==> job 5462: inputs <==
==> flow/design.v (excerpt) <==
module recon_top_level#(parameter WIDTH = 15)( 
input [WIDTH:0] Xo, Zo , Yo,
input clk,
input ext_reset,
input [1:0] sel,
output [WIDTH:0] mac_out,
output [WIDTH:0] f,
input af_en,
output complete
);
Settings: LEC_CHECK=0, ABC_AREA=1, CAP_MARGIN=20, CELL_PAD_IN_SITES_DETAIL_PLACEMENT=2, CORE_ASPECT_RATIO=1.06, CORE_MARGIN=2, CORE_UTILIZATION=40, CTS_CLUSTER_DIAMETER=198, GPL_TIMING_DRIVEN=1, SETUP_SLACK_MARGIN=1.39, SLEW_MARGIN=40; clock period 9.25 ns.
run.sh (not shown) runs the stock make flow with config.mk's settings and CLKGATE_MAP_FILE=.
==> inputs of job 6754, as changes to job 5462 <==
==> flow/config.mk (replaced) <==
export PLATFORM = sky130hd
export DESIGN_NAME = recon_top_level
export DESIGN_NICKNAME = recon_top_level
export VERILOG_FILES = /design/flow/design.v
export SDC_FILE = /design/flow/constraint.sdc
export NUM_CORES = 4
export LEC_CHECK = 0
export ABC_AREA = 1
export CAP_MARGIN = 20
export CORE_MARGIN = 2
export CORE_UTILIZATION = 70
export CTS_CLUSTER_SIZE = 72
export SETUP_SLACK_MARGIN = 1.53
export SLEW_MARGIN = 20
==> flow/constraint.sdc (replaced) <==
create_clock -name core_clock -period 5.08 [get_ports {clk}]
set_input_delay 1.0160 -clock core_clock [delete_from_list [all_inputs] [get_ports {clk}]]
set_output_delay 1.0160 -clock core_clock [all_outputs]
set_load 0.01 [all_outputs]
==> inputs of job 1387, as changes to job 5462 <==
==> flow/config.mk (replaced) <==
export PLATFORM = sky130hd
export DESIGN_NAME = recon_top_level
export DESIGN_NICKNAME = recon_top_level
export VERILOG_FILES = /design/flow/design.v
export SDC_FILE = /design/flow/constraint.sdc
export NUM_CORES = 4
export LEC_CHECK = 0
export ABC_AREA = 1
export CAP_MARGIN = 20
export CORE_MARGIN = 2
export CORE_UTILIZATION = 72
export CTS_CLUSTER_DIAMETER = 400
export CTS_CLUSTER_SIZE = 98
export SLEW_MARGIN = 20
==> flow/constraint.sdc (replaced) <==
create_clock -name core_clock -period 2.55 [get_ports {clk}]
set_input_delay 0.5100 -clock core_clock [delete_from_list [all_inputs] [get_ports {clk}]]
set_output_delay 0.5100 -clock core_clock [all_outputs]
set_load 0.01 [all_outputs]
==> comparison <==
Die size: job 1387 is smaller than job 5462 (about 44%). Synthesized area is the same in job 5462 and job 1387. In synthesized cell count, job 6754 and job 1387 do not differ. Job 5462 ran to the end with no violations. Job 1387 stopped in detailed placement on DPL-0038. Job 6754 ended with an error in clock tree synthesis with DPL-0033.

* * *

==> inputs of zinc <==
==> flow/design.v <==
`timescale 1ns / 1ps
module add_sub #(parameter WIDTH = 15)(
input signed [WIDTH:0] a,b,
input sel, 
output signed [WIDTH:0] out
);
wire [WIDTH+1:0] sum;
assign sum = sel?a-b:a+b;
assign out = {sum[WIDTH+1],sum[WIDTH-1:0]};
endmodule
`timescale 1ns / 1ps
module mux #(parameter WIDTH = 15)(
input [WIDTH:0] a,b,
input sel,
output [WIDTH:0]out
);
assign out = sel?b:a;
endmodule
`timescale 1ns / 1ps
module shifter#(parameter WIDTH = 15)(
input signed [WIDTH:0] a,
output signed [WIDTH:0] b,
input m , 
input [3:0] i
);
assign b = m? (a)>>>i :((i!=0)?(a)>>>(i-1):a);
endmodule
`timescale 1ns / 1ps
module rom#(parameter WIDTH = 15)(
input clk,
input sel ,
input [3:0] i,
output [WIDTH:0] rom_out
    );
 reg [WIDTH:0] rom_mem [0:19] ;
 initial begin
 rom_mem[0] =  16'b0000010000000000;
 rom_mem[1] =  16'b0000001000000000;
 rom_mem[2] =  16'b0000000100000000;
 rom_mem[3] =  16'b0000000010000000;
 rom_mem[4] =  16'b0000000001000000;
 rom_mem[5] =  16'b0000000000100000;
 rom_mem[6] =  16'b0000000000010000;
 rom_mem[7] =  16'b0000000000001000;
 rom_mem[8] =  16'b0000000000000100;
 rom_mem[9] =  16'b0000000000000010;
 rom_mem[10] =  16'b0000001000110010;
 rom_mem[11] =  16'b0000000100000110;
 rom_mem[12] =  16'b0000000010000001;
 rom_mem[13] =  16'b0000000001000000;
 rom_mem[14] =  16'b0000000000100000;
 rom_mem[15] =  16'b0000000000010000;
 rom_mem[16] =  16'b0000000000001000;
 rom_mem[17] =  16'b0000000000000100;
 rom_mem[18] =  16'b0000000000000010;
 rom_mem[19] =  16'b0000000000000001;
 end   
 assign rom_out = sel?rom_mem[i+9]:rom_mem[i-1];
endmodule
`timescale 1ns / 1ps
module recon_controlpath(
input clk,reset,
output reg selmx,selmy,selmz,
output reg [3:0]  i
);
reg start;
always @ (posedge clk) begin
    if(reset) begin 
        i <= 0;
        selmx <= 0;
        selmy <= 0;
        selmz <= 0; 
        start <= 1;
    end
    else if(start) begin
        if(i!=0) begin
        selmx <= 1;
        selmy <= 1;
        selmz <= 1; 
        end
        if(i != 10) begin
         i <= i+1;
        end
        else if (i==10) begin
            start <= 0;
            i <= 0;
            selmx <= 0;
            selmy <= 0;
            selmz <= 0; 
        end
    end
end
endmodule
`timescale 1ns / 1ps
module recon_datapath#(parameter WIDTH = 15)(
input clk,
input m,div,
input [WIDTH:0] Xo,Yo,Zo ,
input selmx,selmy,selmz,
output reg [WIDTH:0] Xout,Yout, Zout,
input [WIDTH:0] z_rom,
input [3:0] i
);
wire [WIDTH:0] x_mux, y_mux , z_mux;
wire [WIDTH:0] x_asout, y_asout , z_asout; 
wire [WIDTH:0] x_fout;
mux m_x(Xo , Xout , selmx , x_mux);
mux m_y(Yo , Yout , selmy , y_mux);
mux m_z(Zo , Zout , selmz , z_mux);
reg [WIDTH:0] Xi , Yi , Zi;
wire di = div?(~y_mux[15]):z_mux[15];
always @ (posedge clk) begin 
if(i!=0) begin
    Xout <= x_fout;
    Yout <= y_asout;
    Zout <= z_asout;
end
end
wire [WIDTH:0] x_sft, y_sft; 
shifter shftx(x_mux ,x_sft ,m, i);
shifter shfty(y_mux ,y_sft,m, i);
add_sub X_as(x_mux , y_sft ,di, x_asout);
add_sub Y_as(y_mux , x_sft ,di, y_asout);
add_sub Z_as(z_mux , z_rom ,~(di), z_asout);
mux m_xout(x_mux, x_asout , m , x_fout);
endmodule
`timescale 1ns / 1ps
module recon#(parameter WIDTH = 15)(
input clk,reset,m,div,
input [WIDTH:0] Xo, Yo ,Zo,
output [WIDTH:0] Xout , Yout , Zout,
output [3:0] i
);
wire selmx,selmy,selmz;
wire [WIDTH:0] rom_out ;
recon_datapath dt(clk,m,div,Xo,Yo,Zo,selmx, selmy,selmz,Xout, Yout, Zout ,rom_out, i);
recon_controlpath ct(clk,reset,selmx,selmy,selmz,i);
rom rm(clk,m,i,rom_out);
endmodule
`timescale 1ns / 1ps
module latch#(parameter WIDTH=15)(
input [WIDTH:0] Xout,Yout,Zout,
input [3:0] i,
input clk,reset,
output reg [WIDTH:0] X_H,Y_H,Z_H,
input af_en);
always@(posedge clk) begin
    if(reset) begin
        X_H<=16'b0;
        Y_H<=16'b0;
        Z_H<=16'b0;
    end
    else if(i==10&af_en)begin
        X_H<=16'b0000010011010100;
        Y_H<=16'b0;
        Z_H<=Yout;
    end
end
endmodule
`timescale 1ns / 1ps
module ResetLogic#(parameter WIDTH=15 )(
input ext_reset,
input clk,
output reg reset1,reset2,reset3,complete
);
reg [5:0] counter;
always@(posedge clk)begin
    if(ext_reset) begin
        reset1<=1;
        reset2<=1;
        reset3 <=1;
        complete <= 0;
        counter<=0;
    end
    else if(counter==0)begin
        counter<=counter+1;
        reset1<=0;
    end
    else if(counter==11) begin
        reset2<=0;
        counter <= counter + 1;
    end
    else if (counter == 22) begin 
        reset3 <= 0;
        counter <= counter + 1;
    end
    else if(counter ==33) begin
        complete <= 1;
    end
    else if(counter <34) begin 
        counter <= counter + 1;
    end
end
endmodule
`timescale 1ns / 1ps
module Neuron#(parameter WIDTH=15)(
input [WIDTH:0] Xo,Yo,Zo,
input clk,reset,
output [WIDTH:0] Sin_H,Cos_H,Z, 
output reset3,complete,
output [WIDTH:0] Yout,
input af_en
);
wire reset1,reset2;
wire zz;
assign Z=Yout;
wire[WIDTH:0] Xout,Zout;
wire [3:0] i1,i2;
wire [WIDTH:0] X_H,Y_H,Z_H;
reg [3:0] i1_d;
ResetLogic RL(reset,clk,reset1,reset2,reset3,complete);
recon linear(clk,reset1,1'b0,1'b0,Xo, Yo ,Zo,Xout , Yout , Zout, i1);
always @(posedge clk) i1_d <= i1;
latch l1(Xout,Yout,Zout, i1_d,clk,reset1,X_H,Y_H,Z_H,af_en);
recon hyperbolic(clk,reset2,1'b1,1'b0,X_H,Y_H,Z_H,Cos_H,Sin_H,zz,i2);
endmodule
`timescale 1ns / 1ps
module recon_top_level#(parameter WIDTH = 15)( 
input [WIDTH:0] Xo, Zo , Yo,
input clk,
input ext_reset,
input [1:0] sel,
output [WIDTH:0] mac_out,
output [WIDTH:0] f,
input af_en,
output complete
);
wire [WIDTH:0] z, coshz, sinhz;
wire reset3;
Neuron #(WIDTH)inneuron(Xo,Yo,Zo,clk,ext_reset, sinhz,coshz,z,reset3,complete,mac_out,af_en);
wire sign_z=z[WIDTH];
wire [WIDTH:0]relu ;
assign relu=sign_z?0:z;
wire [WIDTH:0] ez, ez_1;
add_sub #(WIDTH) adder1(coshz, sinhz, sel[0], ez);
add_sub #(WIDTH) adder2(ez, 16'b0000010000000000, sel[0], ez_1);
wire [WIDTH:0] w2,w3;
wire [WIDTH:0] divisor , dividend;
mux  #(WIDTH)m1(ez, coshz, sel[0], w2);
mux #(WIDTH) m2(ez_1, sinhz, sel[0], w3);
wire [WIDTH:0] div_out;
assign divisor =  {w3[15], (w3[14:0]>>2) };
assign dividend = {w2[15], (w2[14:0]>>2) };
wire [WIDTH:0] X_divout,Y_divout;
recon #(WIDTH) r_div(
 clk,reset3,1'b0,1'b1,
divisor, dividend ,16'b0,
 X_divout , Y_divout , div_out
);
assign f=sel[1]?(sel[0]?mac_out:relu):div_out;  
endmodule
==> flow/run.sh <==
#!/bin/bash
# the make line also repeats each setting of config.mk as NAME=value (left out here)
make -C /OpenROAD-flow-scripts/flow DESIGN_CONFIG=/design/flow/config.mk WORK_HOME=/design/flow/orfs CLKGATE_MAP_FILE= finish
==> flow/config.mk <==
export PLATFORM = sky130hd
export DESIGN_NAME = recon_top_level
export DESIGN_NICKNAME = recon_top_level
export VERILOG_FILES = /design/flow/design.v
export SDC_FILE = /design/flow/constraint.sdc
export NUM_CORES = 4
export LEC_CHECK = 0
export ABC_AREA = 0
export CAP_MARGIN = 20
export CORE_MARGIN = 2
export CORE_UTILIZATION = 72
export CTS_CLUSTER_DIAMETER = 400
export CTS_CLUSTER_SIZE = 98
export SETUP_SLACK_MARGIN = 0.52
export SLEW_MARGIN = 20
==> flow/constraint.sdc <==
create_clock -name core_clock -period 2.55 [get_ports {clk}]
set_input_delay 0.5100 -clock core_clock [delete_from_list [all_inputs] [get_ports {clk}]]
set_output_delay 0.5100 -clock core_clock [all_outputs]
set_load 0.01 [all_outputs]
==> inputs of amber, as changes to zinc <==
--- a/flow/config.mk
+++ b/flow/config.mk
@@ -7,9 +7,8 @@
 export LEC_CHECK = 0
-export ABC_AREA = 0
+export ABC_AREA = 1
 export CAP_MARGIN = 20
 export CORE_MARGIN = 2
-export CORE_UTILIZATION = 72
-export CTS_CLUSTER_DIAMETER = 400
+export CORE_UTILIZATION = 42
+export CTS_CLUSTER_DIAMETER = 311
 export CTS_CLUSTER_SIZE = 98
-export SETUP_SLACK_MARGIN = 0.52
 export SLEW_MARGIN = 20
==> flow/constraint.sdc (replaced) <==
create_clock -name core_clock -period 8.5 [get_ports {clk}]
set_input_delay 1.7000 -clock core_clock [delete_from_list [all_inputs] [get_ports {clk}]]
set_output_delay 1.7000 -clock core_clock [all_outputs]
set_load 0.01 [all_outputs]
==> results <==
amber completed without violations. zinc aborted during detailed placement (3_5_place_dp).
Synthesized cell count: zinc is smaller than amber (13%).
Of zinc and amber, zinc has the higher area after synthesis (gap 3.9%, measured against amber).
Die area: zinc is lower than amber (39%).
